## design.v

```verilog
`timescale 1ps/1ps
module geofence ( clk,reset,X,Y,valid,is_inside);
  input clk;
  input reset;
  input [9:0] X;
  input [9:0] Y;
  output reg valid;
  output reg is_inside;
  reg me;
  reg  signed [11:0] ma,mb;
  wire signed [23:0] mo; 
  wire mv;
  multi_div #(
    .SIZE_A(12),
    .SIZE_B(12),
    .SIGNED(1),
    .STEP_SIZE(1) 
  ) multi_u1(
    .clk(clk),.reset(reset),
    .en(me),
    .select(1'b0),
    .a(ma),
    .b(mb),
    .P(mo),
    .div_zero(),
    .Valid(mv),
    .Busy()
  );
  reg [2:0] state;
  reg [2:0] state_counter_0,state_counter_1;
  reg [2:0] state_step;
  reg [9:0] check_point [1:0];
  reg [9:0] geofence_point [5:0][1:0];
  reg       check_signed;
  reg signed [26:0] DATA_REG;
  parameter READ_DATA     = 0;
  parameter SORT_POINT    = 1;
  parameter CHECK_IN_SIDE = 2;
  parameter DATA_OUT      = 3;
  integer i;
  always @(posedge clk or posedge reset) begin
    if (reset) begin
      state <= READ_DATA;
      state_step <= 0;
      state_counter_0 <= 0;
      state_counter_1 <= 0;
      me <= 0;
      is_inside <= 1;
    end else begin
      case (state)
        READ_DATA:begin
          if(state_counter_0==0)begin
            check_point[0] <= X;
            check_point[1] <= Y;
            state_counter_0 <= state_counter_0 + 1;
          end
          else begin
            if(state_counter_0 == 6)begin
              state <= SORT_POINT;
              state_counter_0 <= 1;
              state_counter_1 <= 2;
              me <= 0;
            end
            else state_counter_0 <= state_counter_0 + 1;
            geofence_point[state_counter_0-1][0] <= X;
            geofence_point[state_counter_0-1][1] <= Y;
          end 
        end
        SORT_POINT:begin
          case(state_step)
            0:begin
              ma <= (geofence_point[state_counter_0][0] - geofence_point[0][0]) ;  
              mb <= (geofence_point[state_counter_1][1] - geofence_point[0][1]) ;  
              me <= 1;
              state_step <= state_step + 1;
            end
            1:begin
              me <= 0;
              if(mv)begin
                me <= 1;
                DATA_REG <= mo; 
                state_step <= state_step + 1;
                ma <= (geofence_point[state_counter_0][1] - geofence_point[0][1]) ;  
                mb <= (geofence_point[state_counter_1][0] - geofence_point[0][0]) ;  
              end
            end
            2:begin
              me <= 0;
              if(mv)begin
                DATA_REG <= $signed($signed(DATA_REG)-$signed(mo));
                state_step <= state_step + 1;
              end
            end
            3:begin
                if( $signed(DATA_REG) <= 0 )begin
                  geofence_point[state_counter_0][0] <= geofence_point[state_counter_1][0]; 
                  geofence_point[state_counter_0][1] <= geofence_point[state_counter_1][1]; 
                  geofence_point[state_counter_1][0] <= geofence_point[state_counter_0][0]; 
                  geofence_point[state_counter_1][1] <= geofence_point[state_counter_0][1]; 
                end
              state_step <= state_step + 1;
            end
            4:begin
              if(state_counter_0==4)begin
                state <= CHECK_IN_SIDE;
                state_counter_0 <= 0;
                state_counter_1 <= 0;
              end
              else if(state_counter_1==5)begin
                state_counter_0 <= state_counter_0 + 1;
                state_counter_1 <= state_counter_0 + 2;
              end 
              else begin
                state_counter_1 <= state_counter_1 + 1;
              end
              state_step <= 0;
            end
          endcase
        end
        CHECK_IN_SIDE:begin
          case(state_step)
            0:begin 
              ma <= (geofence_point[state_counter_0][0] - check_point[0] );
              mb <= (geofence_point[ ((state_counter_0+1)==6 ? 0:(state_counter_0+1)) ][1] - geofence_point[state_counter_0][1] );
              me <= 1;
              state_step <= state_step + 1;
            end
            1:begin
              me <= 0;
              if(mv)begin
                DATA_REG <= mo;
                state_step <= state_step + 1;
              end
            end
            2:begin
              ma <= (geofence_point[state_counter_0][1] - check_point[1] );
              mb <= (geofence_point[ ((state_counter_0+1)==6 ? 0:(state_counter_0+1)) ][0] - geofence_point[state_counter_0][0]);
              me <= 1;
              state_step <= state_step + 1;
            end
            3:begin
              me <= 0;
              if(mv)begin
                if(state_counter_0==0) begin
                  check_signed <= (($signed(DATA_REG)-$signed(mo))>0)? 1:0;
                  state_counter_0 <= state_counter_0 + 1;
                end
                else begin
                  if(check_signed != ((($signed(DATA_REG)-$signed(mo))>0)? 1:0) )begin
                    is_inside <= 0;
                    state <= DATA_OUT;
                  end else if(state_counter_0==5)begin
                    state <= DATA_OUT;
                  end else begin
                    state_counter_0 <= state_counter_0 + 1;
                  end
                end
                state_step <= 0;
              end
            end
          endcase
        end
        default begin
          state <= READ_DATA;
          state_step <= 0;
          state_counter_0 <= 0;
          state_counter_1 <= 0;
          me <= 0;
          is_inside <= 1;
        end
      endcase
    end
  end
  always@(*)begin
    valid <= (state == DATA_OUT) ? 1'b1:1'b0;
  end
endmodule
module multi_div
#(
  parameter SIZE_A = 128,
  parameter SIZE_B = 64,
  parameter SIGNED = 0,
  parameter STEP_SIZE = 1 
)(
  input wire clk,reset,
  input wire en,
  input wire select,
  input wire [SIZE_A-1:0] a,
  input wire [SIZE_B-1:0] b,
  output reg [SIZE_A+SIZE_B-1:0] P,
  output reg div_zero,
  output reg Valid,
  output reg Busy
);
  parameter READ_IN       = 0,
            CALCULATE     = 1,
            PREPARE_DATA  = 2,
            DATA_OUT      = 3;
  reg [1:0] state;
  reg [9:0] state_counter;
  reg neg_signed;
  reg [SIZE_A-1:0] data_b;
  reg [SIZE_A+SIZE_B:0] r;   
  always@(*)begin
    Valid <= (state == DATA_OUT) ? 1'b1:1'b0;
    Busy  <= (state == CALCULATE || state == PREPARE_DATA) ? 1'b1:1'b0;
  end
  always@(posedge clk or posedge reset)begin
    if(reset)begin
      state <= READ_IN;
      state_counter <= 0;
    end else begin
      case(state)
        READ_IN   :begin
          if(en)begin
            if(select && b==0)begin
              state <= DATA_OUT;
              div_zero <= 1;
            end else begin
              state <= CALCULATE;
              div_zero <= 0;
            end 
            state_counter <= 0;
          end  
        end
        CALCULATE :begin
          if(state_counter == (SIZE_A/STEP_SIZE)-1)begin
            state <= PREPARE_DATA;
            state_counter <= 0;
          end
          else begin
            state_counter <= state_counter + 1;
          end
        end
        PREPARE_DATA:begin
          state <= DATA_OUT;
          state_counter <= 0;
        end
        DATA_OUT  :begin
          state <= READ_IN;
          state_counter <= 0;
        end
        default begin
          state <= READ_IN;
          state_counter <= 0;
        end
      endcase
    end
  end
  reg [SIZE_A-1:0] na;
  reg [SIZE_B-1:0] nb;
  reg in_select;
  integer i;
  always@(posedge clk or posedge reset)begin
    if(reset)begin
      r = 0;
      data_b = 0;
			P = 0;
      neg_signed = 0;
    end else begin
      case(state)
        READ_IN   :begin
          if(en)begin
            if(SIGNED)begin
              neg_signed = a[SIZE_A-1] ^ b[SIZE_B-1];
              na = a[SIZE_A-1] ? -a:a;
              nb = b[SIZE_B-1] ? -b:b;
            end
            else begin
              na = a;
              nb = b;
            end
            r = {na,1'b0,{SIZE_B{1'b0}}};
            data_b = nb;
            in_select = select;
          end  
        end
        CALCULATE :begin
          for(i=0;i<STEP_SIZE;i=i+1)begin 
          	r = r[SIZE_A+SIZE_B] ? ((r<<1)+data_b) : (r<<1);
          end
        end
        PREPARE_DATA:begin
          P = r[SIZE_A+SIZE_B-1:0];
          if(neg_signed)begin
            P = -P;
          end
        end
      endcase
    end
  end
endmodule
```

## config.mk

```make
export PLATFORM = sky130hd
export DESIGN_NAME = geofence
export DESIGN_NICKNAME = geofence
export VERILOG_FILES = /design/flow/design.v
export SDC_FILE = /design/flow/constraint.sdc
export NUM_CORES = 4
export LEC_CHECK = 0
export CAP_MARGIN = 15
export CORE_MARGIN = 2
export CORE_UTILIZATION = 66
export CTS_CLUSTER_DIAMETER = 55
export CTS_CLUSTER_SIZE = 25
export SETUP_SLACK_MARGIN = 0.62
export SLEW_MARGIN = 20
```

## constraint.sdc

```tcl
create_clock -name core_clock -period 3.44 [get_ports {clk}]
set_input_delay 0.6880 -clock core_clock [delete_from_list [all_inputs] [get_ports {clk}]]
set_output_delay 0.6880 -clock core_clock [all_outputs]
set_load 0.01 [all_outputs]
```

## run.sh

```bash
#!/bin/bash
# the make line also repeats each setting of config.mk as NAME=value (left out here)
make -C /OpenROAD-flow-scripts/flow DESIGN_CONFIG=/design/flow/config.mk WORK_HOME=/design/flow/orfs CLKGATE_MAP_FILE= finish
```

==> results.json, run 1 <==
{
  "status": "stopped before the end",
  "haltStage": "global routing",
  "yosys_warnings": 4,
  "cts_htree_levels": 2,
  "portBuffers": 23,
  "synthTopCellsByArea": "edfxtp_1, dfrtp_1, ha_1, nand2_1, o21ai_0",
  "cts_buffer_depth": 3,
  "numSynthFlops": 281,
  "synth.top_cell.area_share": 0.241,
  "ys_cells": 2829,
  "synthTopLogicFamily": "AND-OR/OR-AND gates",
  "mappedNetlistArea_sq_mm": 0.0237,
  "seq_area_frac_synth": 0.337,
  "hpwlAfterDp_um": 65600,
  "yosys-top-cells-count": "nand2_1, o21ai_0, a21oi_1",
  "ys_chip_area_sq_mm": 0.0237,
  "yosysTopAreaCell": "edfxtp_1",
  "cts_buffers": 34,
  "edf_count": 190,
  "gp_congestion": 1.04,
  "holdBufCountCts": 0,
  "synth_cells": 2829,
  "placeableCoreArea_sq_mm": 0.0355,
  "die_w_um": 194,
  "avgSynthCellArea_sq_um": 8.38,
  "ios": 24,
  "xor_share": 0.0421,
  "synth-async-reset-ratio": 0.324,
  "synthSimpleGateAreaFrac": 0.171,
  "dp_slack_ns": -0.890,
  "adder_share": 0.0845,
  "placed_area_sq_mm": 0.0268,
  "clock-sinks": 281,
  "synth_cell_types": 94,
  "rows": 69,
  "fp_nets": 3005,
  "fp-utilization": 0.668,
  "mux_share": 0.0538,
  "ff_type": "edfxtp_1",
  "top_cell": "nand2_1",
  "root_buffer": "clkbuf_16",
  "chipArea_sq_mm": 0.0374,
  "aoi_share": 0.251,
  "die_h_um": 194
}
repair_timing:
action / CTS
pin swaps: 115
resized: 290
cloned: 4
buffers inserted: 124
setup endpoints to repair: 249
through the flow:
| stage | power, mW | instances | util |
|---|---|---|---|
| after global placement | 3.84 | 3476 | 0.756 |
| after floorplan | 3.76 | 2829 | - |
| after detailed placement | 3.85 | 3476 | 0.756 |
| after CTS | 7.59 | 3666 | 0.850 |
==> inputs of run 2 (changes only) <==
CAP_MARGIN = 40   (was 15)
CELL_PAD_IN_SITES_DETAIL_PLACEMENT = 0   (was unset)
CELL_PAD_IN_SITES_GLOBAL_PLACEMENT = 0   (was unset)
CORE_UTILIZATION = 72   (was 66)
CTS_CLUSTER_DIAMETER = 37   (was 55)
CTS_CLUSTER_SIZE = 90   (was 25)
HOLD_SLACK_MARGIN = -0.09   (was unset)
PLACE_DENSITY_LB_ADDON = 0.0   (was unset)
SETUP_SLACK_MARGIN = 1.17   (was 0.62)
SLEW_MARGIN = 25   (was 20)
clock period = 4.01 ns   (was 3.44 ns; I/O delays follow)
==> results.json, run 2 <==
{
  "synthTopCellsByArea": "edfxtp_1, dfrtp_1, ha_1, nand2_1, o21ai_0",
  "yosysTopAreaCell": "edfxtp_1",
  "hpwlAfterDp_um": 61700,
  "status": "stopped before the end",
  "clock-sinks": 281,
  "avgSynthCellArea_sq_um": 8.38,
  "edf_count": 190,
  "die_w_um": 185,
  "ys_chip_area_sq_mm": 0.0237,
  "chipArea_sq_mm": 0.0344,
  "top_cell": "nand2_1",
  "yosys_warnings": 4,
  "placeableCoreArea_sq_mm": 0.0325,
  "gp_congestion": 1.08,
  "adder_share": 0.0845,
  "ios": 24,
  "cts_buffers": 50,
  "synthTopLogicFamily": "AND-OR/OR-AND gates",
  "haltStage": "global routing",
  "error": "[ERROR GRT-0232] Routing congestion too high. Check the congestion heatmap in the GUI.",
  "portBuffers": 23,
  "seq_area_frac_synth": 0.337,
  "cts_htree_levels": 2,
  "mux_share": 0.0538,
  "gr-usage-all-layers": 0.899,
  "numSynthFlops": 281,
  "synth.top_cell.area_share": 0.241,
  "fp-utilization": 0.730,
  "synth_cell_types": 94,
  "mappedNetlistArea_sq_mm": 0.0237,
  "holdBufCountCts": 0,
  "aoi_share": 0.251,
  "synth_cells": 2829,
  "die_h_um": 185,
  "rows": 66,
  "xor_share": 0.0421,
  "synth-async-reset-ratio": 0.324,
  "fp_nets": 3005,
  "yosys-top-cells-count": "nand2_1, o21ai_0, a21oi_1",
  "grt-ovfl-total": 304,
  "cts_buffer_depth": 3,
  "synthSimpleGateAreaFrac": 0.171,
  "ff_type": "edfxtp_1",
  "dp_cells": 3339,
  "root_buffer": "clkbuf_16",
  "ys_cells": 2829
}
==> run 2: what timing repair did <==
item / in CTS
endpoints found under the setup margin: 249
pin swaps: 171
cloned: 3
buffers inserted: 107
gates resized: 305
==> run 2: routing by layer <==
metal,track usage,overflow
met1,0.881,19
met2,0.981,120
met3,0.843,50
met4,0.887,99
met5,0.754,16
==> run 2: stage by stage <==
| stage | area (sq um) | setup TNS (ns) | power [mW] | worst slack [ns] |
|---|---|---|---|---|
| CTS | 29900 | -0.607 | 7.85 | -0.130 |
| global placement | 25900 | -0.687 | 3.29 | -0.209 |
| floorplan | 24200 | 0 | 3.23 | 0.00173 |
| detailed placement | 26000 | -1.98 | 3.30 | -0.335 |
==> inputs of run 3 (changes only) <==
ABC_AREA = 0   (was unset)
CAP_MARGIN = 15   (was 40)
CELL_PAD_IN_SITES_DETAIL_PLACEMENT = unset   (was 0)
CORE_ASPECT_RATIO = 0.9   (was unset)
CORE_UTILIZATION = 40   (was 72)
CTS_CLUSTER_DIAMETER = 122   (was 37)
CTS_CLUSTER_SIZE = 97   (was 90)
GPL_ROUTABILITY_DRIVEN = 1   (was unset)
GPL_TIMING_DRIVEN = 0   (was unset)
HOLD_SLACK_MARGIN = -0.02   (was -0.09)
MAX_ROUTING_LAYER = met4   (was unset)
MIN_ROUTING_LAYER = met2   (was unset)
PLACE_DENSITY_LB_ADDON = 0.29   (was 0.0)
SETUP_SLACK_MARGIN = -0.38   (was 1.17)
SLEW_MARGIN = 20   (was 25)
clock period = 5.18 ns   (was 4.01 ns; I/O delays follow)
==> results.json, run 3 <==
{
  "edf_count": 190,
  "yosys_warnings": 4,
  "synthTopCellsByArea": "edfxtp_1, dfrtp_1, ha_1, nand2_1, o21ai_0",
  "clock-sinks": 281,
  "gr-usage-all-layers": 0.676,
  "dp_slack_ns": -2.39,
  "rows": 84,
  "ff_type": "edfxtp_1",
  "ys_chip_area_sq_mm": 0.0237,
  "die_w_um": 261,
  "die_h_um": 235,
  "error": "[ERROR GRT-0116] Global routing finished with congestion. Check the congestion regions in the DRC Viewer.",
  "gp_congestion": 1.19,
  "synth_cell_types": 94,
  "status": "stopped before the end",
  "ios": 24,
  "synthSimpleGateAreaFrac": 0.171,
  "mux_share": 0.0538,
  "yosysTopAreaCell": "edfxtp_1",
  "synthTopLogicFamily": "AND-OR/OR-AND gates",
  "avgSynthCellArea_sq_um": 8.38,
  "portBuffers": 23,
  "synth-async-reset-ratio": 0.324,
  "chipArea_sq_mm": 0.0612,
  "fp_nets": 3005,
  "top_cell": "nand2_1",
  "synth.top_cell.area_share": 0.241,
  "mappedNetlistArea_sq_mm": 0.0237,
  "numSynthFlops": 281,
  "cts_htree_levels": 1,
  "xor_share": 0.0421,
  "placed_area_sq_mm": 0.0253,
  "root_buffer": "clkbuf_16",
  "hpwlAfterDp_um": 89700,
  "grt-ovfl-total": 25,
  "cts_buffers": 14,
  "fp-utilization": 0.405,
  "placeableCoreArea_sq_mm": 0.0585,
  "ys_cells": 2829,
  "dp_cells": 3643,
  "cts_buffer_depth": 3,
  "synth_cells": 2829,
  "yosys-top-cells-count": "nand2_1, o21ai_0, a21oi_1",
  "aoi_share": 0.251,
  "seq_area_frac_synth": 0.337,
  "adder_share": 0.0845,
  "haltStage": "global routing"
}
[run 3: layer usage]
layer / GRT overflow / track usage
met1: - / -
met2: 2 / 0.730
met3: 18 / 0.750
met4: 5 / 0.438
met5: - / -
[run 3: stage by stage]
step | hold slack (ns) | utilization
floorplan | 0.410 | -
global placement | 0.443 | 0.426
detailed placement | 0.447 | 0.432
CTS | 0.469 | 0.446
[run 3: what timing repair did]
item,4_1_cts
setup endpoints to repair,22
setup buffers,5
resized,101
hold buffers,0
==> inputs of run 4 (changes only) <==
ABC_AREA = unset   (was 0)
CAP_MARGIN = 20   (was 15)
CELL_PAD_IN_SITES_GLOBAL_PLACEMENT = unset   (was 0)
CORE_ASPECT_RATIO = unset   (was 0.9)
CORE_UTILIZATION = 70   (was 40)
CTS_CLUSTER_DIAMETER = unset   (was 122)
CTS_CLUSTER_SIZE = 41   (was 97)
GPL_ROUTABILITY_DRIVEN = unset   (was 1)
GPL_TIMING_DRIVEN = unset   (was 0)
HOLD_SLACK_MARGIN = unset   (was -0.02)
MAX_ROUTING_LAYER = unset   (was met4)
MIN_ROUTING_LAYER = unset   (was met2)
PLACE_DENSITY_LB_ADDON = unset   (was 0.29)
SETUP_SLACK_MARGIN = unset   (was -0.38)
clock period = 3.86 ns   (was 5.18 ns; I/O delays follow)
==> results.json, run 4 <==
{
  "crit_fanout": 9,
  "grt_pass1_wl_um": 136000,
  "via_count": 25502,
  "numSynthFlops": 281,
  "aoi_share": 0.251,
  "r2r-start": "state_counter_0[1]",
  "ys_chip_area_sq_mm": 0.0237,
  "mux_share": 0.0538,
  "grt_max_degree": 93,
  "final_antenna_net_count": 0,
  "ff_type": "edfxtp_1",
  "fp-utilization": 0.709,
  "area_growth_pct": 17.5,
  "worst_pin_slew_ns": 1.12,
  "top_cell": "nand2_1",
  "pwr.group.clock_mw": 3.03,
  "cts_buffers": 30,
  "hold_violations": 0,
  "synth_cells": 2829,
  "comb_power_uw": 163,
  "holdBufCountCts": 0,
  "routedWlPerCell_um": 26.4,
  "gr-usage-met1": 0.616,
  "cp.arrival_ns": 4.64,
  "seq_area_frac_synth": 0.337,
  "firstDrtPassIters": 10,
  "die_h_um": 188,
  "synth-async-reset-ratio": 0.324,
  "cts_buffer_depth": 3,
  "grt_pass1_vias": 24471,
  "instances_no_fill": 3457,
  "tns_ns": -4.15,
  "fmax_mhz": 231,
  "yosys_warnings": 4,
  "xor_share": 0.0421,
  "slowest_stage": "dfrtp_2",
  "critPathRequiredTime_ns": 4.17,
  "chipArea_sq_mm": 0.0354,
  "internal_power_mw": 4.97,
  "avgSynthCellArea_sq_um": 8.38,
  "power_leader": "registers",
  "synthTopCellsByArea": "edfxtp_1, dfrtp_1, ha_1, nand2_1, o21ai_0",
  "mappedNetlistArea_sq_mm": 0.0237,
  "clockPowerShare": 0.473,
  "worstReg2RegEnd": "ma[8]",
  "ios": 24,
  "synthTopLogicFamily": "AND-OR/OR-AND gates",
  "skew_ns": 0.0206,
  "clock-sinks": 281,
  "min_from": "state[3]",
  "insertion_delay_ns": 0.60,
  "p_leak_nw": 11.5,
  "ir_drop_mv": 0.353,
  "finalNetCount": 3160,
  "ys_cells": 2829,
  "gr-usage-all-layers": 0.492,
  "totalPowerFinal_mw": 6.40,
  "adder_share": 0.0845,
  "hpwlAfterDp_um": 63000,
  "gp_congestion": 1.05,
  "edf_count": 190,
  "fp_nets": 3005,
  "cts_tree": "done",
  "wl_um": 91400,
  "crit_start": "state_counter_0[1]",
  "yosys-top-cells-count": "nand2_1, o21ai_0, a21oi_1",
  "whs_path_depth": 1,
  "final_area_sq_mm": 0.0279,
  "combPwrFrac": 0.025,
  "cts_htree_levels": 1,
  "dp_slack_ns": -0.512,
  "so_faults": "negative setup slack",
  "pg_seq_mw": 3.21,
  "portBuffers": 23,
  "yosysTopAreaCell": "edfxtp_1",
  "worstPathCellList": "clkinv_4 > ha_4 > mux2_4 > a222oi_1 > nand2_1 > mux2i_4 > inv_4 > buf_6 > fa_2 > nand2_2 > nand2_2 > a21oi_4 > o21ai_4 > a21oi_2 > o21bai_2 > a21oi_2 > nor2b_1 > nor3_1 > a211oi_1 > a21oi_1",
  "busiest_layer": "met2",
  "clkSlewWorstSetupHoldPaths_ns": 0.07,
  "placeableCoreArea_sq_mm": 0.0334,
  "power_switching_mw": 1.43,
  "p_sw_frac": 0.224,
  "reg2reg_depth": 20,
  "synthSimpleGateAreaFrac": 0.171,
  "status": "complete, but fails checks",
  "power_frac_seq": 0.502,
  "met3_usage": 0.110,
  "hold_path_end": "state[0]",
  "dp_cells": 3369,
  "hold_path.class": "reg2reg",
  "die_w_um": 188,
  "crit_buf_inv": 3,
  "fill_cells": 1922,
  "drv_cap": 0,
  "r2r_setup_slack_ns": -0.47,
  "grt_use_met2": 0.786,
  "min_period_ns": 4.33,
  "root_buffer": "clkbuf_16",
  "fin_ws_ns": -0.472,
  "worst_setup_path_start_kind": "register",
  "worstSetupPathType": "reg2reg",
  "synth.top_cell.area_share": 0.241,
  "comb_area_sq_mm": 0.0151,
  "rsz0062_at_grt": "yes",
  "fin_crit_sh": 1.12,
  "drc": 0,
  "critPathTopFamily": "AND-OR/OR-AND gates",
  "end_kind": "register",
  "rows": 67,
  "grt-ovfl-total": 0,
  "drtIter0Drc": 4118,
  "antenna_found_initial": 1,
  "final_max_slew_viol_count": 0,
  "setup_viol": 15,
  "critPathMaxStageDelay_ns": 0.46,
  "flop_area_sq_mm": 0.00800,
  "vias_per_cell": 7.38,
  "p_per_area_mw_per_mm2": 230,
  "warning_count": 48,
  "placed_area_sq_mm": 0.0260,
  "cp.depth": 20,
  "slew_headroom": 0.250,
  "synth_cell_types": 94,
  "critPathCapture": "ma[8]"
}
==> run 4: layer usage <==
metal  vias up  routed length [um]
met4         0                7690
li1      10660                   -
met2      2479               39800
met5         -                   0
met1     11650               31300
met3       713               12600
==> run 4: what timing repair did <==
action | CTS | global route
cloned | 0 | 0
endpoints found under the setup margin | 12 | 22
setup buffers | 19 | 11
pin swaps | 53 | 29
resized | 98 | 58
==> run 4: final cells by class <==
type / count / area share
Antenna cell: 2 / 0.000180
Clock buffer: 34 / 0.0275
Clock inverter: 21 / 0.00849
Inverter: 169 / 0.0236
Multi-Input combinational cell: 2190 / 0.544
Sequential cell: 281 / 0.287
Tap cell: 448 / 0.0201
Timing Repair Buffer: 312 / 0.0893
==> run 4: through the flow <==
| stage | util | hold WS, ns |
|---|---|---|
| global placement | 0.778 | 0.443 |
| detailed placement | 0.778 | 0.449 |
| CTS | 0.822 | 0.475 |
| floorplan | - | 0.410 |
| global route | 0.833 | 0.503 |
| finish | 0.833 | 0.475 |
==> inputs of run 5 (changes only) <==
ABC_AREA = 1   (was unset)
CTS_CLUSTER_DIAMETER = 37   (was unset)
CTS_CLUSTER_SIZE = 15   (was 41)
HOLD_SLACK_MARGIN = 0.29   (was unset)
PLACE_DENSITY_LB_ADDON = 0.2   (was unset)
SETUP_SLACK_MARGIN = 1.09   (was unset)
clock period = 3.66 ns   (was 3.86 ns; I/O delays follow)
==> results.json, run 5 <==
{
  "chipArea_sq_mm": 0.0352,
  "gp_congestion": 1.32,
  "mappedNetlistArea_sq_mm": 0.0236,
  "dp_cells": 3852,
  "synthSimpleGateAreaFrac": 0.202,
  "yosysTopAreaCell": "edfxtp_1",
  "rows": 67,
  "yosys-top-cells-count": "nand2_1, inv_1, o21ai_0",
  "numSynthFlops": 281,
  "adder_share": 0.0848,
  "ios": 24,
  "mux_share": 0.000477,
  "yosys_warnings": 4,
  "ff_type": "edfxtp_1",
  "top_cell": "nand2_1",
  "haltStage": "global routing",
  "grt-ovfl-total": 722,
  "portBuffers": 23,
  "edf_count": 190,
  "placed_area_sq_mm": 0.0265,
  "die_h_um": 188,
  "ys_chip_area_sq_mm": 0.0236,
  "synth-async-reset-ratio": 0.324,
  "seq_area_frac_synth": 0.338,
  "cts_htree_levels": 2,
  "clock-sinks": 281,
  "die_w_um": 188,
  "aoi_share": 0.253,
  "fp_nets": 3394,
  "synth_cell_types": 66,
  "hpwlAfterDp_um": 70100,
  "synthTopCellsByArea": "edfxtp_1, nand2_1, dfrtp_1, ha_1, inv_1",
  "placeableCoreArea_sq_mm": 0.0334,
  "synth_cells": 3218,
  "avgSynthCellArea_sq_um": 7.34,
  "cts_buffer_depth": 3,
  "cts_buffers": 45,
  "ys_cells": 3218,
  "status": "stopped before the end",
  "synth.top_cell.area_share": 0.242,
  "xor_share": 0.0223,
  "dp_slack_ns": -0.257,
  "fp-utilization": 0.708,
  "gr-usage-all-layers": 0.845,
  "root_buffer": "clkbuf_16",
  "synthTopLogicFamily": "AND-OR/OR-AND gates",
  "error": "[ERROR GRT-0116] Global routing finished with congestion. Check the congestion regions in the DRC Viewer."
}
-- run 5: layer usage --
| metal | GRT usage | overflow |
|---|---|---|
| met5 | 0.411 | 5 |
| met4 | 0.843 | 249 |
| met3 | 0.745 | 16 |
| met2 | 0.995 | 442 |
| met1 | 0.821 | 10 |
-- run 5: through the flow --
step	hold WS (ns)	utilization
3_5_place_dp	0.474	0.795
2_1_floorplan	0.352	-
3_3_place_gp	0.470	0.795
4_1_cts	0.453	0.902
-- run 5: timing repair --
item	CTS
pin swaps	89
gates cloned	7
setup buffers	102
setup endpoints to repair	254
gates resized	294
hold buffers	0
==> inputs of run 6 (changes only) <==
ABC_AREA = unset   (was 1)
CAP_MARGIN = 40   (was 20)
CORE_ASPECT_RATIO = 0.5   (was unset)
CORE_UTILIZATION = 72   (was 70)
CTS_CLUSTER_DIAMETER = 278   (was 37)
CTS_CLUSTER_SIZE = 97   (was 15)
HOLD_SLACK_MARGIN = unset   (was 0.29)
PLACE_DENSITY_LB_ADDON = unset   (was 0.2)
SETUP_SLACK_MARGIN = -0.3   (was 1.09)
TNS_END_PERCENT = 5   (was unset)
clock period = 2.98 ns   (was 3.66 ns; I/O delays follow)
==> results.json, run 6 <==
{
  "hpwlAfterDp_um": 68300,
  "synth_cells": 2829,
  "yosys-top-cells-count": "nand2_1, o21ai_0, a21oi_1",
  "cts_buffers": 6,
  "die_w_um": 261,
  "portBuffers": 23,
  "placeableCoreArea_sq_mm": 0.0321,
  "fp-utilization": 0.739,
  "top_cell": "nand2_1",
  "mappedNetlistArea_sq_mm": 0.0237,
  "rows": 46,
  "numSynthFlops": 281,
  "placed_area_sq_mm": 0.0283,
  "holdBufCountCts": 0,
  "xor_share": 0.0421,
  "synthTopLogicFamily": "AND-OR/OR-AND gates",
  "avgSynthCellArea_sq_um": 8.38,
  "status": "stopped before the end",
  "haltStage": "global routing",
  "clock-sinks": 281,
  "die_h_um": 132,
  "edf_count": 190,
  "mux_share": 0.0538,
  "gp_congestion": 1.18,
  "synth_cell_types": 94,
  "yosysTopAreaCell": "edfxtp_1",
  "fp_nets": 3005,
  "seq_area_frac_synth": 0.337,
  "cts_htree_levels": 1,
  "synthTopCellsByArea": "edfxtp_1, dfrtp_1, ha_1, nand2_1, o21ai_0",
  "synth-async-reset-ratio": 0.324,
  "ios": 24,
  "cts_buffer_depth": 3,
  "adder_share": 0.0845,
  "synthSimpleGateAreaFrac": 0.171,
  "synth.top_cell.area_share": 0.241,
  "yosys_warnings": 4,
  "aoi_share": 0.251,
  "ff_type": "edfxtp_1",
  "ys_chip_area_sq_mm": 0.0237,
  "ys_cells": 2829,
  "chipArea_sq_mm": 0.0345,
  "root_buffer": "clkbuf_16"
}
[run 6: per-stage QoR]
stage                     worst slack, ns  instances  hold WS, ns   util
after detailed placement            -1.47       3637        0.471  0.882
after global placement              -1.27       3637        0.461  0.882
after floorplan                     -1.03       2829        0.410      -
after CTS                           -1.26       3668        0.499  0.901
[run 6: what timing repair did]
| action | in CTS |
|---|---|
| resized | 73 |
| cloned | 2 |
| endpoints found under the setup margin | 31 |
| buffers inserted | 21 |
| pin swaps | 30 |
==> inputs of run 7 (changes only) <==
CAP_MARGIN = 20   (was 40)
CORE_ASPECT_RATIO = unset   (was 0.5)
CORE_UTILIZATION = 66   (was 72)
CTS_CLUSTER_DIAMETER = unset   (was 278)
CTS_CLUSTER_SIZE = 41   (was 97)
SETUP_SLACK_MARGIN = unset   (was -0.3)
TNS_END_PERCENT = unset   (was 5)
clock period = 4.08 ns   (was 2.98 ns; I/O delays follow)
==> results.json, run 7 <==
{
  "status": "complete, but fails checks",
  "so_faults": "negative setup slack",
  "p_sw_frac": 0.225,
  "synth-async-reset-ratio": 0.324,
  "antenna_found_initial": 5,
  "hold_path.class": "reg2reg",
  "pwr.group.clock_mw": 3.00,
  "synthTopLogicFamily": "AND-OR/OR-AND gates",
  "drv_cap": 0,
  "synth_cell_types": 94,
  "area_growth_pct": 20.4,
  "routedWlPerCell_um": 27.6,
  "finalNetCount": 3210,
  "yosys_warnings": 4,
  "crit_buf_inv": 11,
  "final_antenna_net_count": 0,
  "gr-usage-all-layers": 0.474,
  "worstSetupPathType": "reg2reg",
  "reg2reg_depth": 26,
  "cts_buffer_depth": 3,
  "worst_setup_path_start_kind": "register",
  "hpwlAfterDp_um": 65300,
  "whs_path_depth": 1,
  "critPathMaxStageDelay_ns": 0.48,
  "critPathCapture": "ma[5]",
  "ys_cells": 2829,
  "clockPowerShare": 0.485,
  "seq_area_frac_synth": 0.337,
  "drtIter0Drc": 3826,
  "slowest_stage": "a21boi_2",
  "yosys-top-cells-count": "nand2_1, o21ai_0, a21oi_1",
  "ios": 24,
  "worst_pin_slew_ns": 1.16,
  "cts_buffers": 31,
  "crit_fanout": 5,
  "root_buffer": "clkbuf_16",
  "p_leak_nw": 11.8,
  "critPathRequiredTime_ns": 4.53,
  "worstReg2RegEnd": "ma[5]",
  "path_common_cell": "buf_4",
  "mappedNetlistArea_sq_mm": 0.0237,
  "xor_share": 0.0421,
  "critPathTopFamily": "buffers and inverters",
  "final_max_slew_viol_count": 0,
  "numSynthFlops": 281,
  "grt_pass1_vias": 24631,
  "p_per_area_mw_per_mm2": 217,
  "clock-sinks": 281,
  "gp_congestion": 1.07,
  "grt_pass1_wl_um": 140000,
  "cp.depth": 26,
  "power_switching_mw": 1.40,
  "fin_ws_ns": -0.408,
  "top_cell": "nand2_1",
  "combPwrFrac": 0.025,
  "chipArea_sq_mm": 0.0374,
  "holdBufCountCts": 0,
  "power_frac_seq": 0.490,
  "via_count": 25754,
  "avgSynthCellArea_sq_um": 8.38,
  "power_leader": "registers",
  "die_h_um": 194,
  "adder_share": 0.0845,
  "skew_ns": 0.0541,
  "fill_cells": 2096,
  "grt-ovfl-total": 0,
  "cts_htree_levels": 1,
  "wl_um": 97000,
  "grt_max_degree": 100,
  "ff_type": "edfxtp_1",
  "rows": 69,
  "clkSlewWorstSetupHoldPaths_ns": 0.08,
  "final_util": 0.805,
  "rsz0062_at_grt": "yes",
  "insertion_delay_ns": 0.62,
  "aoi_share": 0.251,
  "r2r-start": "state_counter_0[1]",
  "warning_count": 48,
  "fmax_mhz": 223,
  "crit_start": "state_counter_0[1]",
  "pg_seq_mw": 3.04,
  "synth.top_cell.area_share": 0.241,
  "synth_cells": 2829,
  "end_kind": "register",
  "setup_viol": 15,
  "r2r_setup_slack_ns": -0.41,
  "internal_power_mw": 4.80,
  "edf_count": 190,
  "totalPowerFinal_mw": 6.20,
  "drc": 0,
  "ys_chip_area_sq_mm": 0.0237,
  "firstDrtPassIters": 10,
  "comb_power_uw": 155,
  "placeableCoreArea_sq_mm": 0.0355,
  "min_from": "state[3]",
  "die_w_um": 194,
  "hold_path_end": "state[0]",
  "portBuffers": 23,
  "synthSimpleGateAreaFrac": 0.171,
  "vias_per_cell": 7.32,
  "fp-utilization": 0.668,
  "cp.arrival_ns": 4.94,
  "min_period_ns": 4.49,
  "slew_headroom": 0.225,
  "fp_nets": 3005,
  "fin_crit_sh": 1.10,
  "cts_tree": "done",
  "hold_violations": 0,
  "synthTopCellsByArea": "edfxtp_1, dfrtp_1, ha_1, nand2_1, o21ai_0",
  "mux_share": 0.0538,
  "ir_drop_mv": 0.375,
  "yosysTopAreaCell": "edfxtp_1"
}
==> run 7: per-stage QoR <==
step	TNS [ns]	instances	setup WS, ns	instance area, sq um	hold WS (ns)
2_1_floorplan	-0.193	2829	-0.134	23900	0.410
3_3_place_gp	-1.56	3379	-0.314	25900	0.441
3_5_place_dp	-2.82	3379	-0.422	25900	0.454
4_1_cts	-0.237	3492	-0.0857	27800	0.473
5_1_grt	-4.72	3519	-0.460	28500	0.504
6_report	-3.80	3520	-0.408	28500	0.477
==> run 7: area by class of cell <==
type                       count  area (sq um)  area share
multi-input combinational   2190         15300       0.537
clock inverter                13           126     0.00443
clock buffer                  43           925      0.0324
sequential                   281          8000       0.280
inverter                     169           649      0.0227
tap                          461           577      0.0202
antenna                        2          5.00    0.000175
timing repair buffer         361          2950       0.103
==> run 7: timing repair <==
action | CTS | global route
endpoints found under the hold margin | 0 | 0
setup buffers | 59 | 28
gates resized | 157 | 115
endpoints found under the setup margin | 11 | 14
gates cloned | 0 | 0
pin swaps | 85 | 89
==> run 7: layer usage <==
metal  up-vias  share of wire  track usage
met2      2402           0.44        0.762
met3       727           0.14        0.128
li1      10743              -            -
met4         6          0.090        0.306
met5         -        0.00037            0
met1     11876           0.33        0.561
==> inputs of run 8 (changes only) <==
CORE_UTILIZATION = 72   (was 66)
CTS_CLUSTER_DIAMETER = 373   (was unset)
CTS_CLUSTER_SIZE = unset   (was 41)
HOLD_SLACK_MARGIN = -0.1   (was unset)
PLACE_DENSITY = 0.65   (was unset)
SETUP_SLACK_MARGIN = -0.39   (was unset)
clock period = 3.93 ns   (was 4.08 ns; I/O delays follow)
==> results.json, run 8 <==
{
  "cts_htree_levels": 1,
  "instances_no_fill": 3453,
  "busiest_layer": "met2",
  "crit_buf_inv": 5,
  "avgSynthCellArea_sq_um": 8.38,
  "synth_cells": 2829,
  "grt_pass1_wl_um": 131000,
  "grt_use_met2": 0.794,
  "fmax_mhz": 216,
  "die_h_um": 185,
  "ff_type": "edfxtp_1",
  "insertion_delay_ns": 0.62,
  "final_max_slew_viol_count": 2,
  "critPathTopFamily": "AND-OR/OR-AND gates",
  "synthTopCellsByArea": "edfxtp_1, dfrtp_1, ha_1, nand2_1, o21ai_0",
  "status": "complete, but fails checks",
  "ys_chip_area_sq_mm": 0.0237,
  "p_per_area_mw_per_mm2": 229,
  "totalPowerFinal_mw": 6.34,
  "grt_max_degree": 140,
  "dp_cells": 3364,
  "chipArea_sq_mm": 0.0344,
  "gr-usage-all-layers": 0.498,
  "cp.depth": 22,
  "cts_tree": "done",
  "portBuffers": 23,
  "r2r_setup_slack_ns": -0.70,
  "top_cell": "nand2_1",
  "edf_count": 190,
  "adder_share": 0.0845,
  "clkSlewWorstSetupHoldPaths_ns": 0.07,
  "crit_start": "state_counter_0[0]",
  "worstReg2RegEnd": "ma[10]",
  "ys_cells": 2829,
  "so_faults": "max-capacitance violations, max-slew violations, negative setup slack",
  "clock-sinks": 281,
  "yosys_warnings": 4,
  "fin_crit_sh": 1.18,
  "synthSimpleGateAreaFrac": 0.171,
  "synth_cell_types": 94,
  "warning_count": 50,
  "finalNetCount": 3159,
  "wl_um": 92900,
  "die_w_um": 185,
  "end_kind": "register",
  "drv_cap": 1,
  "setup_viol": 20,
  "clockPowerShare": 0.476,
  "yosysTopAreaCell": "edfxtp_1",
  "power_frac_seq": 0.498,
  "final_util": 0.854,
  "p_sw_frac": 0.234,
  "hold_path_end": "state[0]",
  "pwr.group.clock_mw": 3.02,
  "pg_seq_mw": 3.15,
  "gr-usage-met1": 0.586,
  "aoi_share": 0.251,
  "routedWlPerCell_um": 26.9,
  "drtIter0Drc": 4719,
  "placeableCoreArea_sq_mm": 0.0325,
  "hold_violations": 0,
  "grt_pass1_vias": 23938,
  "firstDrtPassIters": 11,
  "critPathRequiredTime_ns": 4.22,
  "holdBufCountCts": 0,
  "critPathCapture": "ma[10]",
  "worstSetupPathType": "reg2reg",
  "numSynthFlops": 281,
  "comb_power_uw": 168,
  "met3_usage": 0.127,
  "ios": 24,
  "grt-ovfl-total": 0,
  "ir_drop_mv": 0.349,
  "skew_ns": 0.0242,
  "critPathMaxStageDelay_ns": 0.50,
  "area_growth_pct": 16.9,
  "final_antenna_net_count": 0,
  "seq_area_frac_synth": 0.337,
  "via_count": 25671,
  "yosys-top-cells-count": "nand2_1, o21ai_0, a21oi_1",
  "path_common_cell": "buf_4",
  "slew_headroom": -0.106,
  "rsz0062_at_grt": "yes",
  "hpwlAfterDp_um": 62300,
  "fp_nets": 3005,
  "synthTopLogicFamily": "AND-OR/OR-AND gates",
  "xor_share": 0.0421,
  "reg2reg_depth": 22,
  "whs_path_depth": 1,
  "drc": 0,
  "antenna_found_initial": 4,
  "synth.top_cell.area_share": 0.241,
  "crit_fanout": 10,
  "rows": 66,
  "min_from": "state[3]",
  "p_leak_nw": 11.5,
  "r2r-start": "state_counter_0[0]",
  "fp-utilization": 0.730,
  "worst_pin_slew_ns": 1.64,
  "power_switching_mw": 1.48,
  "synth-async-reset-ratio": 0.324,
  "hold_path.class": "reg2reg",
  "vias_per_cell": 7.43,
  "worstPathCellList": "buf_4 > buf_4 > ha_1 > nor2b_2 > buf_4 > a22o_1 > a221oi_1 > nand2_1 > o21ai_1 > inv_2 > ha_1 > inv_1 > nor2_2 > o21ai_2 > a21oi_1 > nor2_1 > o21bai_1 > a21oi_2 > nor2b_1 > o21ai_0 > a221oi_1 > a21oi_1",
  "mappedNetlistArea_sq_mm": 0.0237,
  "hold_slack_ns": 0.480,
  "gp_congestion": 1.07,
  "worst_setup_path_start_kind": "register",
  "slowest_stage": "dfrtp_2",
  "fin_ws_ns": -0.700,
  "root_buffer": "clkbuf_16",
  "internal_power_mw": 4.86,
  "combPwrFrac": 0.027,
  "cp.arrival_ns": 4.92,
  "power_leader": "registers",
  "mux_share": 0.0538,
  "cts_buffer_depth": 3,
  "min_period_ns": 4.63,
  "cts_buffers": 31
}
[run 8: area by class of cell]
type | count | area, sq um
tap | 442 | 553
clock inverter | 21 | 180
fill | 1736 | 4740
multi-input combinational | 2190 | 15000
antenna | 3 | 7.51
timing repair buffer | 310 | 2540
sequential | 281 | 8000
clock buffer | 37 | 830
inverter | 169 | 646
[run 8: what timing repair did]
action / 4_1_cts / 5_1_grt
endpoints found under the setup margin: 10 / 10
cloned: 1 / 2
resized: 45 / 168
setup buffers: 2 / 40
pin swaps: 7 / 76
[run 8: per-layer routing]
metal	up-vias	part of all wire	wire, um
li1	10653	-	-
met1	11669	0.32	29900
met2	2588	0.43	40200
met3	759	0.15	13600
met4	2	0.099	9210
met5	-	0.00014	13
[run 8: metrics by stage]
stage / cell area [sq um] / setup slack, ns / TNS (ns)
3_5_place_dp: 25800 / -0.680 / -6.42
4_1_cts: 27000 / -0.409 / -3.55
2_1_floorplan: 23800 / -0.404 / -5.24
6_report: 27700 / -0.700 / -6.50
3_3_place_gp: 25800 / -0.585 / -4.21
5_1_grt: 27700 / -0.682 / -7.97
No activity file was given, so power comes from the tool's default toggle rates.
